==> inputs of job 1380 <==
==> flow/design.v (excerpt) <==
module top(
    input clk, rst,
    input [3:0] key_in,
    output [6:0] seg,
    output [7:0] sel,
    output reg [2:0] led, sel_led,
    output buz
);
    wire [2:0] key_val;
    localparam  S1 = 3'd1,
                S2 = 3'd2,
                S3 = 3'd3,
                S4 = 3'd4;
    key u_key(
        .clk(clk),
        .rst(rst),
        .key_in(key_in),
        .key_val(key_val)
    );
    reg [20:0] data_to_show;
    seg u_seg(
        .clk(clk),
        .rst(rst),
        .seg(seg),
        .sel(sel),
        .data(data_to_show)
    );
    wire [20:0] data_clock, data_stopwatch, data_timer;
    wire [2:0] led_clock, led_timer;
    wire [2:0] key_val_clock, key_val_stopwatch, key_val_timer;
    reg [1:0] current_state, next_state;
    localparam  CLOCK       = 2'b00,
                STOPWATCH   = 2'b01,
                TIMER       = 2'b11;
    assign key_val_clock = (current_state == CLOCK) ? key_val : 3'd0;
    assign key_val_stopwatch = (current_state == STOPWATCH) ? key_val : 3'd0;
    assign key_val_timer = (current_state == TIMER) ? key_val : 3'd0;
    clock u_clock (
        .clk(clk),
        .rst(rst),
        .key_val(key_val_clock),
        .data(data_clock),
        .led(led_clock)
    );
    stopwatch u_stopwatch (
        .clk(clk),
        .rst(rst),
        .key_val(key_val_stopwatch),
        .data(data_stopwatch)
    );
    timer u_timer (
        .clk(clk),
        .rst(rst),
        .key_val(key_val_timer),
        .data(data_timer),
        .led(led_timer),
        .buz(buz)
    );
    always @(posedge clk or negedge rst) begin
        if (!rst) begin
            current_state <= CLOCK;
        end else begin
            current_state <= next_state;
        end
    end
    always @(*) begin
        next_state = current_state;
        case (current_state)
            CLOCK: begin
                if (key_val == S1) begin
                    next_state = STOPWATCH;
                end else begin
                    next_state = CLOCK;
                end
            end
            STOPWATCH: begin
                if (key_val == S1) begin
                    next_state = TIMER;
                end else begin
                    next_state = STOPWATCH;
  ...
==> flow/config.mk <==
export PLATFORM = sky130hd
export DESIGN_NAME = top
export DESIGN_NICKNAME = top
export VERILOG_FILES = /design/flow/design.v
export SDC_FILE = /design/flow/constraint.sdc
export NUM_CORES = 4
export LEC_CHECK = 0
export CAP_MARGIN = 0
export CELL_PAD_IN_SITES_GLOBAL_PLACEMENT = 0
export CORE_MARGIN = 5
export CORE_UTILIZATION = 65
export CTS_CLUSTER_DIAMETER = 350
export CTS_CLUSTER_SIZE = 50
export HOLD_SLACK_MARGIN = 0.14
export MAX_ROUTING_LAYER = met5
export MIN_ROUTING_LAYER = met1
export SETUP_SLACK_MARGIN = 1.66
export SLEW_MARGIN = 20
==> flow/constraint.sdc <==
create_clock -name core_clock -period 9.7 [get_ports {clk}]
set_input_delay 1.9400 -clock core_clock [delete_from_list [all_inputs] [get_ports {clk}]]
set_output_delay 1.9400 -clock core_clock [all_outputs]
set_load 0.01 [all_outputs]
run.sh (not shown) runs the stock make flow with config.mk's settings and CLKGATE_MAP_FILE=.
==> inputs of job 1863, as changes to job 1380 <==
ABC_AREA = 1   (was not set)
CELL_PAD_IN_SITES_GLOBAL_PLACEMENT = 1   (was 0)
CORE_UTILIZATION = 52   (was 65)
CTS_CLUSTER_DIAMETER = 178   (was 350)
CTS_CLUSTER_SIZE = 100   (was 50)
PLACE_DENSITY_LB_ADDON = 0.24   (was not set)
SETUP_SLACK_MARGIN = 1.27   (was 1.66)
TNS_END_PERCENT = 30   (was not set)
==> inputs of job 4807, as changes to job 1380 <==
CORE_MARGIN = 2   (was 5)
CORE_UTILIZATION = 72   (was 65)
CTS_CLUSTER_DIAMETER = not set   (was 350)
CTS_CLUSTER_SIZE = 17   (was 50)
HOLD_SLACK_MARGIN = not set   (was 0.14)
SETUP_SLACK_MARGIN = not set   (was 1.66)
==> flow/constraint.sdc (replaced) <==
create_clock -name core_clock -period 4.72 [get_ports {clk}]
set_input_delay 0.9440 -clock core_clock [delete_from_list [all_inputs] [get_ports {clk}]]
set_output_delay 0.9440 -clock core_clock [all_outputs]
set_load 0.01 [all_outputs]
==> results.sh <==
# implementation run metrics
export IMPL_grt_use_met3=0.0490
export IMPL_intPower_mw=1.06
export IMPL_core_um2=15000
export IMPL_dieArea_um2=17700
export IMPL_simple_gate_share=0.234
export IMPL_run_status="timing/DRC/antenna clean"
export IMPL_max_clock_freq_mhz=132
export IMPL_max_vdd_ir_drop_mv=0.159
export IMPL_avgSynthCellArea_um2=8.61
export IMPL_die_h_um=133
export IMPL_fp_nets=1190
export IMPL_clk_pin_slew_worst_paths_ps=70
(the above is from job 1380)
==> results.sh <==
# implementation run metrics
export IMPL_run_status="timing/DRC/antenna clean"
export IMPL_max_clock_freq_mhz=150
export IMPL_fp_nets=1317
export IMPL_die_h_um=146
export IMPL_simple_gate_share=0.265
export IMPL_dieArea_um2=21400
export IMPL_taps=229
export IMPL_clk_pin_slew_worst_paths_ps=60
export IMPL_place_hpwl_mm=16.0
export IMPL_core_um2=18100
(the above is from job 1863)
==> results.sh <==
# implementation run metrics
export IMPL_setup_slack_ps=-857
export IMPL_simple_gate_share=0.234
export IMPL_run_status="finished with violations"
export IMPL_intPower_mw=2.28
export IMPL_dieArea_um2=14600
export IMPL_setup_viol=7
export IMPL_clk_pin_slew_worst_paths_ps=70
export IMPL_max_clock_freq_mhz=179
export IMPL_checkFailReasons="negative setup slack"
export IMPL_die_h_um=121
(the above is from job 4807)

---

==> exp/cedar <==
Starting RTL as in the previous note.
// top
module top(
    input clk, rst,
    input [3:0] key_in,
    output [6:0] seg,
    output [7:0] sel,
    output reg [2:0] led, sel_led,
    output buz
);
==> flow/config.mk <==
export PLATFORM = sky130hd
export DESIGN_NAME = top
export DESIGN_NICKNAME = top
export VERILOG_FILES = /design/flow/design.v
export SDC_FILE = /design/flow/constraint.sdc
export NUM_CORES = 4
export LEC_CHECK = 0
export ABC_AREA = 1
export CAP_MARGIN = 20
export CORE_MARGIN = 2
export CORE_UTILIZATION = 72
export CTS_CLUSTER_DIAMETER = 78
export CTS_CLUSTER_SIZE = 37
export PLACE_DENSITY_LB_ADDON = 0.26
export SLEW_MARGIN = 20
==> flow/constraint.sdc <==
create_clock -name core_clock -period 4.52 [get_ports {clk}]
set_input_delay 0.9040 -clock core_clock [delete_from_list [all_inputs] [get_ports {clk}]]
set_output_delay 0.9040 -clock core_clock [all_outputs]
set_load 0.01 [all_outputs]
==> exp/violet (differences from exp/cedar) <==
CTS_CLUSTER_DIAMETER = 355   (was 78)
CTS_CLUSTER_SIZE = 15   (was 37)
PLACE_DENSITY_LB_ADDON = 0.01   (was 0.26)
==> flow/constraint.sdc (replaced) <==
create_clock -name core_clock -period 4.65 [get_ports {clk}]
set_input_delay 0.9300 -clock core_clock [delete_from_list [all_inputs] [get_ports {clk}]]
set_output_delay 0.9300 -clock core_clock [all_outputs]
set_load 0.01 [all_outputs]
==> exp/tundra (differences from exp/cedar) <==
ABC_AREA = not set   (was 1)
CORE_UTILIZATION = 68   (was 72)
CTS_CLUSTER_DIAMETER = not set   (was 78)
CTS_CLUSTER_SIZE = not set   (was 37)
PLACE_DENSITY_LB_ADDON = not set   (was 0.26)
==> flow/constraint.sdc (replaced) <==
create_clock -name core_clock -period 6.75 [get_ports {clk}]
set_input_delay 1.3500 -clock core_clock [delete_from_list [all_inputs] [get_ports {clk}]]
set_output_delay 1.3500 -clock core_clock [all_outputs]
set_load 0.01 [all_outputs]
==> exp/fjord (differences from exp/cedar) <==
CTS_CLUSTER_DIAMETER = 199   (was 78)
CTS_CLUSTER_SIZE = 24   (was 37)
PLACE_DENSITY_LB_ADDON = 0.14   (was 0.26)
==> flow/constraint.sdc (replaced) <==
create_clock -name core_clock -period 4.81 [get_ports {clk}]
set_input_delay 0.9620 -clock core_clock [delete_from_list [all_inputs] [get_ports {clk}]]
set_output_delay 0.9620 -clock core_clock [all_outputs]
set_load 0.01 [all_outputs]
==> flow_summary.yaml <==
# yosys + openroad results
status:
  status: "timing/DRC/antenna clean"
final_layout:
  seq_share_pct: 37.0
power:
  p_total_w: 0.00206
logic_synthesis:
  synthTopCellsByArea: "dfrtp_1 (37%), nand2_1 (5.7%), ha_1 (5.6%)"
Source of the figures above: exp/tundra

==> flow_summary.yaml <==
# yosys + openroad results
status:
  status: "failed layout checks"
  so.violations: "negative setup slack"
final_layout:
  seq_share_pct: 34.4
final_timing:
  setup_viol: 7
  worst_slack_ns: -1.38
logic_synthesis:
  synthTopCellsByArea: "dfrtp_1 (38%), nand2_1 (10%), inv_1 (7.4%)"
setup_path:
  slowest_stage: "dfstp_2"
Source of the figures above: exp/violet

==> flow_summary.yaml <==
# yosys + openroad results
power:
  p_total_w: 0.00315
final_timing:
  setup_viol: 7
  worst_slack_ns: -1.41
status:
  so.violations: "negative setup slack"
  status: "failed layout checks"
logic_synthesis:
  synthTopCellsByArea: "dfrtp_1 (38%), nand2_1 (10%), inv_1 (7.4%)"
global_routing:
  grt_busiest_layer: "met2"
final_layout:
  seq_share_pct: 34.3
Source of the figures above: exp/cedar

==> flow_summary.yaml <==
# yosys + openroad results
status:
  status: "failed layout checks"
  so.violations: "negative setup slack"
final_timing:
  setup_viol: 7
  worst_slack_ns: -0.379
final_layout:
  seq_share_pct: 35.2
Source of the figures above: exp/fjord


---

==> wip/pepper <==
Starting RTL as in the previous note.
clock: 4.52 ns
lec_check: 0
abc_area: 0
cap_margin: 20
core_margin: 2
core_utilization: 72
cts_cluster_diameter: 26
cts_cluster_size: 15
place_density: 0.35
setup_slack_margin: 1.31
slew_margin: 20
==> wip/garnet: changes against wip/pepper <==
Settings changed: ABC_AREA 0 to unset, CORE_UTILIZATION 72 to 66, CTS_CLUSTER_DIAMETER 26 to unset, CTS_CLUSTER_SIZE 15 to 98, PLACE_DENSITY 0.35 to 0.4, SETUP_SLACK_MARGIN 1.31 to unset, TNS_END_PERCENT set to 15.
==> flow/constraint.sdc (replaced) <==
create_clock -name core_clock -period 5.53 [get_ports {clk}]
set_input_delay 1.1060 -clock core_clock [delete_from_list [all_inputs] [get_ports {clk}]]
set_output_delay 1.1060 -clock core_clock [all_outputs]
set_load 0.01 [all_outputs]
==> wip/harbor: changes against wip/pepper <==
Settings changed: ABC_AREA 0 to unset, CTS_CLUSTER_DIAMETER 26 to unset, CTS_CLUSTER_SIZE 15 to unset, PLACE_DENSITY 0.35 to unset, SETUP_SLACK_MARGIN 1.31 to unset.
==> flow/constraint.sdc (replaced) <==
create_clock -name core_clock -period 7.99 [get_ports {clk}]
set_input_delay 1.5980 -clock core_clock [delete_from_list [all_inputs] [get_ports {clk}]]
set_output_delay 1.5980 -clock core_clock [all_outputs]
set_load 0.01 [all_outputs]
==> wip/willow: changes against wip/pepper <==
Settings changed: ABC_AREA 0 to 1, CAP_MARGIN 20 to 10, CTS_CLUSTER_DIAMETER 26 to 355, CTS_CLUSTER_SIZE 15 to unset, HOLD_SLACK_MARGIN set to 0.3, PLACE_DENSITY 0.35 to unset, SETUP_SLACK_MARGIN 1.31 to unset.
==> flow/constraint.sdc (replaced) <==
create_clock -name core_clock -period 4.65 [get_ports {clk}]
set_input_delay 0.9300 -clock core_clock [delete_from_list [all_inputs] [get_ports {clk}]]
set_output_delay 0.9300 -clock core_clock [all_outputs]
set_load 0.01 [all_outputs]
==> results <==
wip/willow produced a layout that fails on negative setup slack. wip/harbor completed with no timing, DRC or antenna violations. wip/garnet finished but failed the layout checks on negative setup slack. wip/pepper completed, yet does not pass: negative setup slack. The highest critical path depth belongs to wip/willow, the lowest to wip/garnet. Between wip/harbor and wip/garnet, the lower utilization is in wip/garnet (gap 2.6 points). Via count, highest first: wip/pepper, wip/willow, wip/garnet, wip/harbor. The highest sequential share of layout area belongs to wip/harbor, the lowest to wip/pepper. In wip/pepper the synthesized area is larger than in wip/willow, by 1.9%. Cell area, lowest first: wip/harbor, wip/garnet, wip/willow, wip/pepper. Setup slack: wip/pepper < wip/willow < wip/garnet < wip/harbor.
==> figures <==
|  | wip/garnet | wip/pepper | wip/harbor | wip/willow |
|---|---|---|---|---|
| Status | finished with violations | finished with violations | complete, no violations | finished with violations |
| Reasons for failing layout checks | negative setup slack | negative setup slack | - | negative setup slack |
| Yosys adder share | 5.61% | 5.61% | 5.61% | 5.71% |
| Worst Min Path Start | u_seg.cnt[0]$_DFF_PN0_ | u_seg.cnt[0]$_DFF_PN0_ | u_seg.cnt[0]$_DFF_PN0_ | u_clock.cnt[0]$_DFF_PN0_ |
| Setup slack of the worst register-to-register path | 2.18 ns | 1.32 ns | 4.68 ns | 1.28 ns |
| Worst Reg-to-Reg Cells | 11 | 12 | 11 | 13 |
| Summed standard-cell area reported by yosys | 9820 µm² | 9820 µm² | 9820 µm² | 9640 µm² |
| Distinct cells, synth | 78 | 78 | 78 | 59 |
| Origin of the worst setup path | - | - | u_seg.idx[1]$_DFFE_PN0P_ | u_seg.idx[1]$_DFFE_PN0P_ |
| HPWL after DPL | 15.7 mm | 17.4 mm | 15.4 mm | 16.4 mm |
| Vert. Die Dim | 126 µm | 121 µm | 121 µm | 120 µm |
| Total die size | 15900 µm² | 14600 µm² | 14600 µm² | 14300 µm² |
| Synthesized netlist net count | 1190 | 1190 | 1190 | 1317 |
| Final clock skew | 0.0170 ns | 0.0135 ns | 0.0111 ns | 0.0121 ns |
| Utilization of the core after routing | 77.9% | 92.2% | 80.5% | 88.5% |
| Total number of vias | 8719 | 10300 | 8609 | 9975 |
| Pint | 1830 µW | 2250 µW | 1310 µW | 2260 µW |
Power figures rest on the tool's default switching activity, not on a simulated workload.
